Setup of red:
// parameterized_signed_alu
module parameterized_signed_alu #(parameter in_data_width=16,out_data_width=16,arith_out_data_width=32)(
input signed [in_data_width-1:0]A,B,
input clk,rst,
input [3:0]alu_fn,
output shift_flag,arith_flag,logic_flag,cmp_flag,carry_out,
output [out_data_width-1:0]shift_out,logic_out,cmp_out,
output signed[arith_out_data_width-1:0] arith_out
);
wire arith_enable,shift_enable,logic_enable,cmp_enable;
arith_unit dut0(
.A(A),
.B(B),
.clk(clk),
.rst(rst),
.arith_enable(arith_enable),
.alu_fn(alu_fn[1:0]),
.carry_out(carry_out),
.arith_flag(arith_flag),
.arith_out(arith_out)
);
logic_unit dut1(
.A(A),
.B(B),
.clk(clk),
.rst(rst),
.logic_enable(logic_enable),
.alu_fn(alu_fn[1:0]),
.logic_flag(logic_flag),
.logic_out(logic_out)
);
cmp_unit   dut2(
.A(A),
.B(B),
.clk(clk),
.rst(rst),
.cmp_enable(cmp_enable),
.alu_fn(alu_fn[1:0]),
.cmp_flag(cmp_flag),
.cmp_out(cmp_out)
);
shift_unit dut3(
.A(A),
.B(B),
.clk(clk),
.rst(rst),
.shift_enable(shift_enable),
.alu_fn(alu_fn[1:0]),
.shift_flag(shift_flag),
.shift_out(shift_out)
);
  ...
For scale: roughly 5900 cells after synthesis, ~70 flip-flops, roughly 120 I/O pins.
clock: 80.2 ns
lec_check: 0
cap_margin: 20
core_margin: 2
core_utilization: 70
hold_slack_margin: -0.1
max_routing_layer: met4
place_density: 0.62
slew_margin: 20
run.sh (not shown) runs the stock make flow with config.mk's settings and CLKGATE_MAP_FILE=.
red: it failed with a tool error in 5_1_grt, so there are no final results.
Inputs modified between red and blue:
- MAX_ROUTING_LAYER: met4 -> unset
- CORE_UTILIZATION: 70 -> 23
- PLACE_DENSITY: 0.62 -> unset
- HOLD_SLACK_MARGIN: -0.1 -> unset
- the clock period (ns, I/O delays scaled along): 80.2 -> 99.8
The deepest level of the CTS H-tree on blue is in line with that on red. Of red and blue, blue shows the higher overall chip area, with red below it. Relative to red, count of buffers added by post-CTS timing repair for setup decreased by 39 in blue. blue vs red: initial cell density of the core down. As far as post-synthesis chip area from yosys goes, red and blue are indistinguishable; the numbers are identical. Of red and blue, the run reporting the lower number of cell rows was red. Per the comparison of blue with red, total clock sinks closely matched the old numbers; floorplan die width increased 73%; die height grew by 73%. Of red and blue, only red never reached the final stage. Changes observed in blue relative to red: total cell area at the placement stage now sits lower, synthesized area per cell saw little to no change.
The inputs of green differ from those of blue as listed below.
- a change of CORE_UTILIZATION from 23 to 58
- a change of the clock period (ns, I/O delays scaled along) from 99.8 to 79.6
Sort green and blue by post-detailed-routing wire length, descending, and green comes first. green -> blue: synthesized cell count delta 0, exact match. Against blue, green comes in 7.2 points higher on met3 track demand over resource.

parameterized_signed_alu again, from the RTL that the note above started with.
Settings: LEC_CHECK=0, ABC_AREA=1, CAP_MARGIN=20, CORE_MARGIN=2, CORE_UTILIZATION=72, CTS_CLUSTER_DIAMETER=225, CTS_CLUSTER_SIZE=100, SLEW_MARGIN=20; clock period 88.1 ns.
The baseline completed, yet does not pass: negative setup slack.
Edit:
ABC_AREA = not set   (was 1)
CORE_UTILIZATION = 40   (was 72)
CTS_CLUSTER_DIAMETER = not set   (was 225)
CTS_CLUSTER_SIZE = not set   (was 100)
clock period = 85.0 ns   (was 88.1 ns; I/O delays follow)
Effect: Now the flow completed without violations; non-clock buffer count goes up by 72; synthesized cell count goes down by 9.9%; die area goes up by 80%; via count goes down by 6.9%; final cell count goes up by 0.31%; sequential share of layout area stays flat; design area hardly moves; routed wire length goes up by 6.7%; clock-buffer cell count does not change; global-route usage goes down by 11 points.
Edit:
CORE_UTILIZATION = 58   (was 40)
clock period = 72.6 ns   (was 85.0 ns; I/O delays follow)
Effect:
- This time the run never finished: it broke off in global routing
- area after synthesis stays the same
- synthesized cell count stays the same
- die area goes down by 31%
Edit:
ABC_AREA = 1   (was not set)
CORE_UTILIZATION = 72   (was 58)
clock period = 99.8 ns   (was 72.6 ns; I/O delays follow)
=> Now the flow produced a clean layout. Die size falls by 20%. Synthesized area falls by 0.82%. Synthesized cell count rises by 11%.
Edit:
ABC_AREA = not set   (was 1)
CORE_UTILIZATION = 40   (was 72)
clock period = 83.2 ns   (was 99.8 ns; I/O delays follow)
=>
- The changed run completed without violations
- non-clock buffer count rose by 1072
- utilization falls by 25 points
- wire length is higher by a quarter to a third
- cell area climbs by a quarter to a third
- first-iteration DRC count decreases by a few percent
- count of clock-buffer cells in the layout decreases by 1
- global-route usage decreases by 11 points
- area after synthesis is higher slightly
- final cell count rose by roughly a tenth
